==> onyx <==
==> flow/design.v <==
`timescale 1ns / 1ps
module Baud_Rate_Generator(
    input clk,
    input reset,
    output reg tx_clk,
    output reg rx_clk
    );
    reg [12:0] Counter_tx;
    reg [8:0] Counter_rx;
    always@(posedge clk)
    begin
        if(reset)
        begin
            Counter_tx <= 0;
            tx_clk <= 0;
        end
        else
        begin
            if(Counter_tx == 13'd5208)
            begin
                Counter_tx <= 0;
                tx_clk <= 1;
            end
            else
            begin
                Counter_tx <= Counter_tx + 1;
                tx_clk <= 0;
            end
        end
    end
    always@(posedge clk)
    begin
        if(reset)
        begin
            Counter_rx <= 0;
            rx_clk <= 0;
        end
        else
        begin
            if(Counter_rx == 9'd324)
            begin
                Counter_rx <= 0;
                rx_clk <= 1;
            end
            else
            begin
                Counter_rx <= Counter_rx + 1;
                rx_clk <= 0;
            end
        end
    end
endmodule
`timescale 1ns / 1ps
module synchronizer #(parameter width = 5)(
    input [width-1:0] data_in,
    input clk,
    input ce,
    input reset,
    output reg [width-1:0] data_out
    );
    reg [width-1:0] sync0;
    always@(posedge clk)
    begin
        if(reset)
        begin
            sync0 <= 0;
            data_out <= 0;
        end
        else if(ce)
        begin
            sync0 <= data_in;
            data_out <= sync0;
        end
    end
endmodule
`timescale 1ns / 1ps
module FIFO_wptr #(parameter FIFO_addr = 5)(
    input [FIFO_addr-1:0] rd_ptr_gr_syn,
    input clk,
    input wr_ce,
    input wr_en,
    input wr_reset,
    output wire [FIFO_addr-1:0] wr_ptr_gr,
    output reg [FIFO_addr-1:0] wr_ptr,
    output wire full,
    output reg wr_full
    );
    wire [FIFO_addr-1:0] rd_ptr;
    always@(posedge clk or posedge wr_reset)
    begin
        if(wr_reset)
        begin
            wr_ptr <= 0;
        end
        else if(wr_ce)
        begin
            if(wr_en && !full)
            begin
                wr_ptr <= wr_ptr + 1;
            end
        end
    end
    always@(posedge clk or posedge wr_reset)
    begin
        if(wr_reset)
        begin
            wr_full <= 0;
        end
        else if(wr_ce)
        begin
            wr_full <= full; 
        end
    end
    assign wr_ptr_gr = wr_ptr ^ (wr_ptr >> 1); 
    assign rd_ptr[FIFO_addr-1] = rd_ptr_gr_syn[FIFO_addr-1];
    genvar i;
    generate
        for(i=0;i<FIFO_addr-1;i=i+1)
        begin : g2b
            assign rd_ptr[i] = rd_ptr[i+1] ^ rd_ptr_gr_syn[i];
        end
    endgenerate
    assign full =   (wr_ptr[FIFO_addr-2:0] == rd_ptr[FIFO_addr-2:0]) &&
                    (wr_ptr[FIFO_addr-1]!=rd_ptr[FIFO_addr-1]);
endmodule
`timescale 1ns / 1ps
module FIFO_rptr #(parameter FIFO_addr = 5)(
    input [FIFO_addr-1:0] wr_ptr_gr_syn,
    input clk,
    input rd_ce,
    input rd_en,
    input rd_reset,
    output wire [FIFO_addr-1:0] rd_ptr_gr,
    output reg [FIFO_addr-1:0] rd_ptr,
    output wire rd_empty
    );
    reg empty;
    wire [FIFO_addr-1:0] wr_ptr;
    always@(posedge clk or posedge rd_reset)
    begin
        if(rd_reset)
        begin
            rd_ptr <= 0;
        end
        else if(rd_ce)
        begin
            if(rd_en && !rd_empty)
            begin
                rd_ptr <= rd_ptr + 1;
            end
        end
    end
    always@(posedge clk or posedge rd_reset)
    begin
        if(rd_reset)
        begin
            empty <= 0;
        end
        else if(rd_ce)
        begin
            empty <= rd_empty; 
        end
    end
    assign rd_ptr_gr = rd_ptr ^ (rd_ptr >> 1); 
    assign wr_ptr[FIFO_addr-1] = wr_ptr_gr_syn[FIFO_addr-1];
    genvar i;
    generate
        for(i=0;i<FIFO_addr-1;i=i+1)
        begin : g2b
            assign wr_ptr[i] = wr_ptr[i+1] ^ wr_ptr_gr_syn[i];
        end
    endgenerate
    assign rd_empty = (wr_ptr == rd_ptr) ? 1'b1 : 1'b0;
endmodule
`timescale 1ns / 1ps
module FIFO_mem #(parameter FIFO_Width = 8, parameter FIFO_Depth = 16,
            parameter FIFO_addr = 5)(
    input clk,
    input wr_ce,
    input wr_en,
    input wr_full,
    input wr_reset,
    input [FIFO_Width-1:0] wr_data,
    input [FIFO_addr-1:0] wr_ptr,
    input rd_ce,
    input rd_en,
    input rd_reset,
    input [FIFO_addr-1:0] rd_ptr,
    output reg [FIFO_Width-1:0] rd_data
    );
    wire wr_en_s;
    reg [FIFO_Width-1:0] mem [0:FIFO_Depth-1];
    integer i;
    assign wr_en_s = wr_en & ~wr_full;
    always@(posedge clk or posedge wr_reset)
    begin
        if(wr_reset)
        begin
            for(i=0;i<FIFO_Depth;i=i+1)
            begin
                mem[i] <= 0;
            end
        end
        else if(wr_ce)
        begin
            if(wr_en_s)
            begin
                mem[wr_ptr[FIFO_addr-2:0]] <= wr_data;
            end
        end
    end
    always@(posedge clk or posedge rd_reset)
    begin
        if(rd_reset)
        begin
            rd_data <= 0;
        end
        else if(rd_ce)
        begin
            if(rd_en)
            begin
                rd_data <= mem[rd_ptr[FIFO_addr-2:0]];
            end
        end
    end
endmodule
`timescale 1ns / 1ps
module FIFO #(  parameter FIFO_WIDTH = 8,
                parameter FIFO_DEPTH = 16,
                parameter FIFO_addr = 5)
    (
    input clk,
    input wr_ce,rd_ce,
    input wr_reset,rd_reset,
    input wr_en,rd_en,
    input [FIFO_WIDTH-1 : 0] data_in,
    output wire full,empty,
    output wire [FIFO_WIDTH-1:0] data_out
    );
    wire [FIFO_addr-1:0] wr_ptr_gr,wr_ptr,rd_ptr_gr,rd_ptr,wr_ptr_gr_syn,rd_ptr_gr_syn;
    wire full_now;
    FIFO_wptr F0 (  .rd_ptr_gr_syn(rd_ptr_gr_syn), .clk(clk), .wr_ce(wr_ce),
                    .wr_en(wr_en), .wr_reset(wr_reset),
                    .wr_ptr_gr(wr_ptr_gr), .wr_ptr(wr_ptr),
                    .full(full_now), .wr_full(full));
    synchronizer F1 (.data_in(wr_ptr_gr), .clk(clk), .ce(rd_ce), .reset(rd_reset),
                        .data_out(wr_ptr_gr_syn));
    FIFO_rptr F2 (  .wr_ptr_gr_syn(wr_ptr_gr_syn), .clk(clk), .rd_ce(rd_ce),
                    .rd_en(rd_en), .rd_reset(rd_reset),
                    .rd_ptr_gr(rd_ptr_gr), .rd_ptr(rd_ptr),
                    .rd_empty(empty));
    synchronizer F3 (.data_in(rd_ptr_gr), .clk(clk), .ce(wr_ce), .reset(wr_reset),
                        .data_out(rd_ptr_gr_syn));
    FIFO_mem F4 (   .clk(clk), .wr_ce(wr_ce), .rd_ce(rd_ce),
                    .wr_reset(wr_reset), .rd_reset(rd_reset),
                    .wr_en(wr_en), .rd_en(rd_en), .wr_full(full_now),
                    .wr_ptr(wr_ptr), .rd_ptr(rd_ptr),
                    .wr_data(data_in), .rd_data(data_out));
endmodule
`timescale 1ns / 1ps
module UART_TX #(   parameter Width = 8,
                    parameter Depth = 16,
                    parameter Addr = 5)(
    input clk,
    input tx_ce,
    input reset,
    input tx_start,
    input [7:0] tx_data,
    output tx_busy,
    output reg tx_serial
    );
    localparam  IDLE = 3'b000,
                START = 3'b001,
                DATA = 3'b010,
  				PARITY = 3'b011,
                STOP = 3'b100;
    reg [2:0] state, next_state;
    reg [2:0] count;
    reg [7:0] data_reg;
  	wire parity_bit;
    always@(posedge clk or posedge reset)
    begin
        if(reset)
        begin
            state <= IDLE;
        end
        else if(tx_ce)
        begin
            state <= next_state;
        end
    end
    always@(*)
    begin
        case(state)
            IDLE:   next_state = tx_start ? START : IDLE;
            START:  next_state = DATA;
          	DATA:   next_state = (count == 7) ? PARITY : DATA;
          	PARITY:	next_state = STOP;
            STOP:   next_state = IDLE;
            default:next_state = IDLE;
        endcase
    end
    always@(posedge clk or posedge reset)
    begin
        if(reset)
        begin
            count <= 0;
            data_reg <= 0;
        end
        else if(tx_ce)
        begin
            case(state)
                IDLE:   begin
                            count <= 0;
                            data_reg <= 0;
                        end
                START:  begin
                            count <= 0;
                            data_reg <= tx_data;
                        end
                DATA:   begin
                            count <= count + 1'b1;
                        end
                STOP:   begin
                            count <= 0;
                        end
                default:count <= 0;
            endcase
        end
    end
    always@(posedge clk or posedge reset)
    begin
        if(reset)
        begin
            tx_serial <= 1;
        end
        else if(tx_ce)
        begin
            case(state)
                IDLE:   begin
                            tx_serial <= 1'b1;
                        end
                START:  begin
                            tx_serial <= 1'b0; 
                        end
                DATA:   begin
                            tx_serial <= data_reg[count]; 
                        end
              	PARITY:	begin
                  			tx_serial <= parity_bit; 
                		end
                STOP:   begin
                            tx_serial <= 1'b1; 
                        end
                default:tx_serial <= 1'b1;
            endcase
        end
    end
    assign parity_bit = ^data_reg; 
    assign tx_busy = (state != IDLE);
endmodule
`timescale 1ns / 1ps
module UART_RX #(   parameter Width = 8,
                    parameter Depth = 16,
                    parameter Addr = 5)(
    input clk,
    input rx_ce,
    input reset,
    input rx_serial,
    output rx_busy,
    output [7:0] rx_data,
    output reg rx_done
    );
    localparam  IDLE = 3'b000,
                START = 3'b001,
                DATA = 3'b010,
                HOLD1 = 3'b011,
                HOLD2 = 3'b100,
  				PARITY = 3'b101,
                STOP = 3'b110;
    reg [2:0] state, next_state;
    reg [2:0] count;
    reg [7:0] data_reg;
    reg [7:0] sample_cnt;
  	wire parity_bit;
    always@(posedge clk or posedge reset)
    begin
        if(reset)
        begin
            state <= IDLE;
        end
        else if(rx_ce)
        begin
            state <= next_state;
        end
    end
    always@(*)
    begin
        case(state)
            IDLE:   next_state = rx_serial ? IDLE : START;
            START:  next_state = (sample_cnt == 16) ? DATA : START;
          	DATA:   next_state = ((count == 7) && (sample_cnt == 16)) ? PARITY : DATA;
          	PARITY:	next_state = (sample_cnt == 16) ? ((parity_bit != rx_serial) ? IDLE : STOP) : PARITY;  
            STOP:   next_state = (sample_cnt == 16) ? (rx_serial ? IDLE : STOP) : STOP;
            default:next_state = IDLE;
        endcase
    end
    always@(posedge clk or posedge reset)
    begin
        if(reset)
        begin
            data_reg <= 8'd0;
            rx_done <= 1'b0;
            count <= 0;
        end
        else if(rx_ce)
        begin
            rx_done <= 0;
            if((state == DATA || state == START) && sample_cnt == 16)
            begin
                count <= count + 1;
                data_reg <= {rx_serial,data_reg[7:1]};
            end
            else if((state == STOP) && sample_cnt == 16)
            begin
                if(rx_serial)  
                begin
                    rx_done <= 1'b1;  
                end
                else
                begin
                    rx_done <= 1'b0;
                end
            end
        end
    end
    always@(posedge clk or posedge reset)
    begin
        if(reset)
        begin
            sample_cnt <= 0;
        end
        else if(rx_ce)
        begin
            if(sample_cnt == 16)
            begin
                sample_cnt <= 0;
            end
            else if(state == IDLE)
                sample_cnt <= 0;
            else
            begin
                sample_cnt <= sample_cnt + 1;
            end
        end
    end
    assign parity_bit = ^data_reg; 
    assign rx_busy = (state != IDLE);
	assign rx_data = data_reg;
endmodule
`timescale 1ns / 1ps
module UART_FIFO(
    input clk,
    input reset,
    input [7:0] data_in,
    input data_valid,
    output [7:0] data_out
    );
    wire tx_clk, rx_clk;
    wire tx_fifo_full, tx_fifo_empty;
    wire rx_fifo_full, rx_fifo_empty;
    wire tx_busy,rx_busy; 
    wire rx_done;
    wire [7:0] tx_fifo_data_out;
    wire [7:0] rx_data;
    wire serial_data;
    reg tx_start;
    wire tx_fifo_wr_en;
    reg tx_fifo_rd_en;
    reg rx_fifo_wr_en;
    wire rx_fifo_rd_en;
    assign tx_fifo_wr_en = data_valid;
    assign rx_fifo_rd_en = ~rx_fifo_empty;
    always@(posedge clk or posedge reset)
    begin
        if(reset)
        begin
            tx_start <= 0;
            tx_fifo_rd_en <= 0;
        end
        else if(tx_clk)
        begin
            if((tx_fifo_empty==0)&&(tx_busy==0)&&(tx_start==0))
            begin
                tx_start <= 1'b1;
                tx_fifo_rd_en <= 1'b1;
            end
            else
            begin
                tx_start <= 1'b0;
                tx_fifo_rd_en <= 1'b0;
            end
        end
    end
    always@(posedge clk or posedge reset)
    begin
        if(reset)
        begin
            rx_fifo_wr_en <= 0;
        end
        else if(rx_clk)
        begin
            rx_fifo_wr_en <= ~rx_fifo_full & rx_done;
        end
    end
    Baud_Rate_Generator m0 (.clk(clk), .reset(reset),
                .tx_clk(tx_clk), .rx_clk(rx_clk));
    UART_TX m1 (.clk(clk), .tx_ce(tx_clk), .reset(reset),
                .tx_start(tx_start), .tx_data(tx_fifo_data_out),
                .tx_busy(tx_busy), .tx_serial(serial_data));
    FIFO m2 (.clk(clk), .wr_ce(1'b1), .rd_ce(tx_clk),  
                .wr_reset(reset), .rd_reset(reset),
                .wr_en(tx_fifo_wr_en), .rd_en(tx_fifo_rd_en),
                .data_in(data_in),
                .full(tx_fifo_full), .empty(tx_fifo_empty),
                .data_out(tx_fifo_data_out));
    UART_RX m3 (.clk(clk), .rx_ce(rx_clk), .reset(reset),
                .rx_serial(serial_data),
                .rx_busy(rx_busy), .rx_data(rx_data),
                .rx_done(rx_done));
    FIFO m4 (.clk(clk), .wr_ce(rx_clk), .rd_ce(1'b1),  
                .wr_reset(reset), .rd_reset(reset),
                .wr_en(rx_fifo_wr_en), .rd_en(rx_fifo_rd_en),
                .data_in(rx_data),
                .full(rx_fifo_full), .empty(rx_fifo_empty),
                .data_out(data_out));
endmodule
==> flow/run.sh <==
#!/bin/bash
# the make line also repeats each setting of config.mk as NAME=value (left out here)
make -C /OpenROAD-flow-scripts/flow DESIGN_CONFIG=/design/flow/config.mk WORK_HOME=/design/flow/orfs CLKGATE_MAP_FILE= finish
==> flow/config.mk <==
export PLATFORM = sky130hd
export DESIGN_NAME = UART_FIFO
export DESIGN_NICKNAME = UART_FIFO
export VERILOG_FILES = /design/flow/design.v
export SDC_FILE = /design/flow/constraint.sdc
export NUM_CORES = 4
export LEC_CHECK = 0
export ABC_AREA = 1
export CAP_MARGIN = 20
export CORE_ASPECT_RATIO = 1.45
export CORE_MARGIN = 2
export CORE_UTILIZATION = 72
export CTS_CLUSTER_DIAMETER = 363
export CTS_CLUSTER_SIZE = 10
export PLACE_DENSITY = 0.42
export SETUP_SLACK_MARGIN = 1.02
export SLEW_MARGIN = 35
==> flow/constraint.sdc <==
create_clock -name core_clock -period 3.43 [get_ports {clk}]
set_input_delay 0.6860 -clock core_clock [delete_from_list [all_inputs] [get_ports {clk}]]
set_output_delay 0.6860 -clock core_clock [all_outputs]
set_load 0.01 [all_outputs]
==> inputs of fjord, as changes to onyx <==
==> flow/config.mk (replaced) <==
export PLATFORM = sky130hd
export DESIGN_NAME = UART_FIFO
export DESIGN_NICKNAME = UART_FIFO
export VERILOG_FILES = /design/flow/design.v
export SDC_FILE = /design/flow/constraint.sdc
export NUM_CORES = 4
export LEC_CHECK = 0
export CAP_MARGIN = 20
export CORE_MARGIN = 2
export CORE_UTILIZATION = 16
export SLEW_MARGIN = 20
==> flow/constraint.sdc (replaced) <==
create_clock -name core_clock -period 6.18 [get_ports {clk}]
set_input_delay 1.2360 -clock core_clock [delete_from_list [all_inputs] [get_ports {clk}]]
set_output_delay 1.2360 -clock core_clock [all_outputs]
set_load 0.01 [all_outputs]
==> comparison table <==
                                                                                 fjord                          onyx
Result of the run                                              complete, no violations       complete, no violations
Required time reported for the critical path endpoint                          6.68 ns                       3.87 ns
Capture instance of the worst register-to-register path   m2.F4.rd_data[6]$_DFFE_PP0P_  m2.F4.rd_data[0]$_DFFE_PP0P_
Pin count of the biggest net entering global routing                               175                           104
Layout non-clock buf frac                                                       0.0155                        0.0235
Distinct lib cells used                                                             74                            45
Hold-critical path endpoint                               m4.F1.data_out[4]$_SDFF_PP0_  m4.F1.data_out[2]$_SDFF_PP0_
Overall via count from detail_route                                              11725                         17513
Met3 routed wirelength                                                         2080 um                       4320 um
Worst slew margin relative to its limit                                          0.239                         0.366
Placement-stage worst setup slack                                              2.92 ns                      0.695 ns
Sequential fraction of design power                                              0.469                         0.478
Area share of the largest cell type after synthesis                              0.450                         0.424
Die boundary height                                                             344 um                        203 um
Mux share of post-synthesis cell area                                            0.189                       0.00515
Critical register-to-register path startpoint              m2.F2.rd_ptr[1]$_DFFE_PP0P_   m2.F2.rd_ptr[2]$_DFFE_PP0P_
Violation count after the first detailed-route iteration                           898                          1653
Horizontal die size                                                             344 um                        141 um
Net switching power of the design                                              2.17 mW                       3.91 mW
Routed vias/inst                                                                  3.85                          6.18
IR Drop Worst-Case VDD                                                        0.233 mV                      0.633 mV
Power figures rest on the tool's default switching activity, not on a simulated workload.
